== exp/delta ==
Design full_CAE, start of the top module:
module full_CAE(
input [31:0] i1,
input [31:0] i2,
input [31:0] i3,
input [31:0] i4,
input [31:0] i5,
input [31:0] i6,
input [31:0] i7,
input [31:0] i8,
input dir,
input clk,
input reset,
input enable,
output [31:0] o1,
output [31:0] o2,
output [31:0] o3,
output [31:0] o4,
output [31:0] o5,
output [31:0] o6,
output [31:0] o7,
output [31:0] o8
);
Settings: LEC_CHECK=0, CAP_MARGIN=20, CORE_MARGIN=2, CORE_UTILIZATION=64, SLEW_MARGIN=20; clock period 2.23 ns.
run.sh (not shown) runs the stock make flow with config.mk's settings and CLKGATE_MAP_FILE=.
exp/delta terminated abnormally: global routing reported ODB-0269.
diff inputs: exp/delta => exp/fjord
- CORE_UTILIZATION changed from 64 to 40
- GPL_ROUTABILITY_DRIVEN newly set to 0
- PLACE_DENSITY_LB_ADDON newly set to 0.18
- the clock period (ns, I/O delays scaled along) changed from 2.23 to 4.5
==> comparison <==
exp/fjord vs. exp/delta: buffers inserted during post-CTS setup optimization shrank by 187, overall die height grew by about 26%, HPWL after detailed placement was more or less identical, die outline area rose 94000 sq um. exp/fjord ran to completion and came out clean on the timing, DRC and antenna checks.
Modified inputs, exp/amber compared to exp/fjord
- clearing GPL_ROUTABILITY_DRIVEN, which used to be 0
- swapping 40 for 69 in CORE_UTILIZATION
- putting PLACE_DENSITY at 0.35 where nothing was set
- putting CORE_ASPECT_RATIO at 0.5 where nothing was set
- clearing PLACE_DENSITY_LB_ADDON, which used to be 0.18
- putting ABC_AREA at 1 where nothing was set
- putting CTS_CLUSTER_SIZE at 100 where nothing was set
- putting CTS_CLUSTER_DIAMETER at 400 where nothing was set
- swapping 4.5 for 2.27 in the clock period (ns, I/O delays scaled along)
Notes after the runs:
exp/amber reports a higher net count after synthesis than exp/fjord does. Stage in which a tool error killed exp/amber: global routing. Synthesized cell count up 13500 in exp/amber wrt exp/fjord. Sequential fraction of the synthesis area, exp/fjord and exp/amber: lower on exp/amber. The number of cell rows in exp/amber is 0.64 times that in exp/fjord.
Here is what was changed in the inputs of exp/quartz compared with exp/amber.
- CORE_UTILIZATION now 58, was 69
- PLACE_DENSITY no longer set, was 0.35
- CTS_CLUSTER_DIAMETER no longer set, was 400
- CTS_CLUSTER_SIZE no longer set, was 100
- CORE_ASPECT_RATIO no longer set, was 0.5
- SETUP_SLACK_MARGIN now 0.93, previously not set
- ABC_AREA no longer set, was 1
- the clock period (ns, I/O delays scaled along) now 3.18, was 2.27
==> comparison <==
| number of placement rows | exp/quartz vs exp/amber | 34 higher |
exp/quartz reports its combinational family with the most area after synthesis as multiplexers while exp/amber reports simple AND/OR/NAND/NOR gates.
Diff exp/amber -> exp/quartz | synthesized area | decrease of 31%
exp/amber: aborted in global routing (tool error)
Layout checks on exp/quartz: not met. Flow itself completed; violations: negative setup slack.
Sort exp/amber and exp/quartz by worst-case setup slack after placement, ascending, and exp/quartz comes first.
The following lists how exp/xenon was set up differently from exp/quartz:
- a change of CORE_UTILIZATION from 58 to 70
- a change of SETUP_SLACK_MARGIN from 0.93 to 0.56
- an added CTS_CLUSTER_SIZE of 45
- a change of the clock period (ns, I/O delays scaled along) from 3.18 to 3.75
## What came out
In exp/xenon the implementation ran to completion but is not tape-out ready, as the final checks report negative setup slack.
Going from exp/quartz to exp/xenon, the area of the multi-input gates was found to have gone up by about 1.8%.
The lower site row count came out of exp/xenon.
exp/xenon against exp/quartz: logic gate share of total power moved up, via count of the first global-routing pass moved down, average footprint of a synthesized cell level, cell count moved down, number of nets in the layout moved down.
Relative to exp/quartz, leakage power has gone down in exp/xenon.

========
Setup of run 1:
full_CAE again, from the RTL that the note above started with.
## full_CAE
module full_CAE(
input [31:0] i1,
input [31:0] i2,
input [31:0] i3,
input [31:0] i4,
input [31:0] i5,
input [31:0] i6,
input [31:0] i7,
input [31:0] i8,
input dir,
input clk,
input reset,
input enable,
output [31:0] o1,
output [31:0] o2,
output [31:0] o3,
output [31:0] o4,
output [31:0] o5,
output [31:0] o6,
output [31:0] o7,
output [31:0] o8
);
wire [31:0] r1,r2 ,r3,r4,r5,r6,r7,r8,r9,r10,r11,r12,r13,r14,r15,r16,r17,r18,r19,r20,r21,r22,r23,r24;
reg [6:1] dq;
always @(posedge clk)
begin
    if (reset==0 && enable==1)
        dq <= {dq[5:1], dir};
end
compare_and_exchange cae1(i1[31:0],i2[31:0],dir,clk,reset,enable,r1,r2);
compare_and_exchange cae2(i3[31:0],i4[31:0],dir,clk,reset,enable,r3,r4);
compare_and_exchange cae3(i5[31:0],i6[31:0],dir,clk,reset,enable,r5,r6);
compare_and_exchange cae4(i7[31:0],i8[31:0],dir,clk,reset,enable,r7,r8);
BM4_CAE a1(r1,r2,r3,r4,dq[1],dq[2],dq[3],clk,reset,enable,r9,r10,r11,r12);
BM4_CAE a2(r5,r6,r7,r8,dq[1],dq[2],dq[3],clk,reset,enable,r13,r14,r15,r16);
BM8_CAE a3(r9,r10,r11,r12,r13,r14,r15,r16,dq[4],dq[5],dq[6],clk,reset,enable,r17,r18,r19,r20,r21,r22,r23,r24);
assign o1=r17;
assign o2=r18;
assign o3=r19;
assign o4=r20;
assign o5=r21;
assign o6=r22;
assign o7=r23;
assign o8=r24;
endmodule
==> flow/config.mk <==
export PLATFORM = sky130hd
export DESIGN_NAME = full_CAE
export DESIGN_NICKNAME = full_CAE
export VERILOG_FILES = /design/flow/design.v
export SDC_FILE = /design/flow/constraint.sdc
export NUM_CORES = 4
export LEC_CHECK = 0
export CAP_MARGIN = 20
export CORE_MARGIN = 2
export CORE_UTILIZATION = 45
export SLEW_MARGIN = 20
==> flow/constraint.sdc <==
create_clock -name core_clock -period 4.02 [get_ports {clk}]
set_input_delay 0.8040 -clock core_clock [delete_from_list [all_inputs] [get_ports {clk}]]
set_output_delay 0.8040 -clock core_clock [all_outputs]
set_load 0.01 [all_outputs]
[inputs] run 2 vs run 1
# run 1
export LEC_CHECK = 0
export CAP_MARGIN = 20
export CORE_MARGIN = 2
export CORE_UTILIZATION = 45
export SLEW_MARGIN = 20
create_clock -name core_clock -period 4.02 [get_ports {clk}]
# run 2
export LEC_CHECK = 0
export CAP_MARGIN = 15
export CELL_PAD_IN_SITES_DETAIL_PLACEMENT = 1
export CELL_PAD_IN_SITES_GLOBAL_PLACEMENT = 3
export CORE_ASPECT_RATIO = 0.88
export CORE_MARGIN = 6
export CORE_UTILIZATION = 50
export CTS_CLUSTER_DIAMETER = 156
export CTS_CLUSTER_SIZE = 13
export GPL_ROUTABILITY_DRIVEN = 0
export MAX_ROUTING_LAYER = met5
export MIN_ROUTING_LAYER = met2
export PLACE_DENSITY = 0.56
export SETUP_SLACK_MARGIN = 0.74
export SLEW_MARGIN = 25
create_clock -name core_clock -period 6.84 [get_ports {clk}]
Results
Delta(fraction of power consumed by the clock network, run 2 - run 1) < 0
The overall power after layout in run 2 sits 45% below the value recorded for run 1.
Clock buffer count from CTS of run 2 falls short of that of run 1 by more than 10%.
[compare] base=run 1 new=run 2: worst hold margin moved up; placed wire-length estimate moved up; cell area shows a reduction of 4.3%.
Run comparison: run 2 last element of the critical path a3.cae3.r2[6]; run 1 last element of the critical path cae3.r2[24]
Higher static power due to leakage was reported by run 1, not run 2.
There was hardly any difference in CTS clock-pin slew for the worst setup and hold paths between run 1 and run 2.
Compared with run 1, in run 2 sequential share of layout area increased 2.1 points; detailed-route DRC error count essentially unchanged.
What run 3 does differently from run 2 at the input level:
# run 2
export LEC_CHECK = 0
export CAP_MARGIN = 15
export CELL_PAD_IN_SITES_DETAIL_PLACEMENT = 1
export CELL_PAD_IN_SITES_GLOBAL_PLACEMENT = 3
export CORE_ASPECT_RATIO = 0.88
export CORE_MARGIN = 6
export CORE_UTILIZATION = 50
export CTS_CLUSTER_DIAMETER = 156
export CTS_CLUSTER_SIZE = 13
export GPL_ROUTABILITY_DRIVEN = 0
export MAX_ROUTING_LAYER = met5
export MIN_ROUTING_LAYER = met2
export PLACE_DENSITY = 0.56
export SETUP_SLACK_MARGIN = 0.74
export SLEW_MARGIN = 25
create_clock -name core_clock -period 6.84 [get_ports {clk}]
# run 3
export LEC_CHECK = 0
export CAP_MARGIN = 20
export CORE_MARGIN = 2
export CORE_UTILIZATION = 40
export CTS_CLUSTER_SIZE = 77
export GPL_ROUTABILITY_DRIVEN = 1
export MAX_ROUTING_LAYER = met4
export MIN_ROUTING_LAYER = met2
export PLACE_DENSITY_LB_ADDON = 0.06
export SLEW_MARGIN = 25
export TNS_END_PERCENT = 55
create_clock -name core_clock -period 3.81 [get_ports {clk}]
### Flow results
Run 3 against run 2: worst max-slew margin expressed relative to the limit moved up, number of inserted diodes decreased by 22 relative to the old numbers, maximum net fanout on the critical path moved up. [compare] base=run 2 new=run 3: clock power went up by 140%; routed wire length went up by about 4%; vertical extent of the die went up by about 17%; worst clock skew went up by 0.021 ns; overall routing resource usage went down by 3.2 points. Run 3 ended up with a2.cae3.r1[5] as its startpoint of the worst setup timing path; run 2 ended up with a2.cae6.r1[15].
diff inputs: run 3 => run 4
# run 3
export LEC_CHECK = 0
export CAP_MARGIN = 20
export CORE_MARGIN = 2
export CORE_UTILIZATION = 40
export CTS_CLUSTER_SIZE = 77
export GPL_ROUTABILITY_DRIVEN = 1
export MAX_ROUTING_LAYER = met4
export MIN_ROUTING_LAYER = met2
export PLACE_DENSITY_LB_ADDON = 0.06
export SLEW_MARGIN = 25
export TNS_END_PERCENT = 55
create_clock -name core_clock -period 3.81 [get_ports {clk}]
# run 4
export LEC_CHECK = 0
export CAP_MARGIN = 20
export CORE_MARGIN = 2
export CORE_UTILIZATION = 57
export SETUP_SLACK_MARGIN = 0.66
export SLEW_MARGIN = 20
create_clock -name core_clock -period 2.23 [get_ports {clk}]
==> comparison <==
Run 4 finished every stage; the final checks, however, were not passed, the failures being negative setup slack.
Of the two values seen for launch point of the worst path, a1.cae1.r1[30] was produced by run 4 and a2.cae3.r1[5] by run 3.
From run 3 to run 4 the numbers moved as follows: die span in y fell by about 16%; routed via count divided by cell count now sits lower; total routed wire length on the met1 layer now larger.
Compared run 4 vs run 3, and area growth from synthesis to layout is up in run 4.
Between run 3 and run 4, number of search-and-repair iterations in the first detailed-routing pass decreased.
Run 4 ended up with a higher power than run 3 did.
Synthesized instance count: run 3 vs run 4 identical
### run 4 -> run 5
# run 4
export LEC_CHECK = 0
export CAP_MARGIN = 20
export CORE_MARGIN = 2
export CORE_UTILIZATION = 57
export SETUP_SLACK_MARGIN = 0.66
export SLEW_MARGIN = 20
create_clock -name core_clock -period 2.23 [get_ports {clk}]
# run 5
export LEC_CHECK = 0
export CAP_MARGIN = 20
export CORE_MARGIN = 2
export CORE_UTILIZATION = 67
export CTS_CLUSTER_SIZE = 20
export SLEW_MARGIN = 20
create_clock -name core_clock -period 3.02 [get_ports {clk}]
Notes after the runs:
Run 5: row count lower than run 4. As of run 5, overall die height had fallen by a little under 10% compared to run 4. On half-perimeter wire length after detailed placement: between run 4 and run 5, it ends up lower for run 5. Pre-CTS setup slack for run 5: 0.98 ns up relative to run 4. | die width | run 5 vs run 4 | 7.7% lower |. Against run 4, run 5 comes in 10 points higher on initial standard-cell utilization of the core. Number of sinks driven by the clock tree: run 5 vs run 4 — no meaningful difference. NOTE number of resized instances in the post-cts repair step run 4->run 5 increased by more than half. Comparing run 5 against run 4, there is no change at all in sequential cell area fraction in the yosys report. Run status, run 5: aborted in 5_1_grt, error ODB-0269.
## Diff of input files: run 6 against run 5
# run 5
export LEC_CHECK = 0
export CAP_MARGIN = 20
export CORE_MARGIN = 2
export CORE_UTILIZATION = 67
export CTS_CLUSTER_SIZE = 20
export SLEW_MARGIN = 20
create_clock -name core_clock -period 3.02 [get_ports {clk}]
# run 6
export LEC_CHECK = 0
export CAP_MARGIN = 20
export CORE_MARGIN = 2
export CORE_UTILIZATION = 15
export SLEW_MARGIN = 20
create_clock -name core_clock -period 4.02 [get_ports {clk}]
[summary]
Run 6 -> run 5: count of different cell masters after synthesis delta 0, exact match. Placeable core region of run 6 exceeds that of run 5 by more than 100%. Run 6 ends up with lower post-CTS setup buffer count than run 5 does. Changes observed in run 6 relative to run 5: maximum buffer depth of the clock tree picked up an extra 1; die size now sits higher; instance area at placement lost about 1.4%. Number of cells produced by synthesis of run 5 is on par with run 6. Run 5 -> run 6: post-synthesis cell area delta 0, exact match. Run 6 did not stop at any stage, and its layout met the timing, DRC and antenna checks.
Power is estimated from default activity; no workload was simulated.
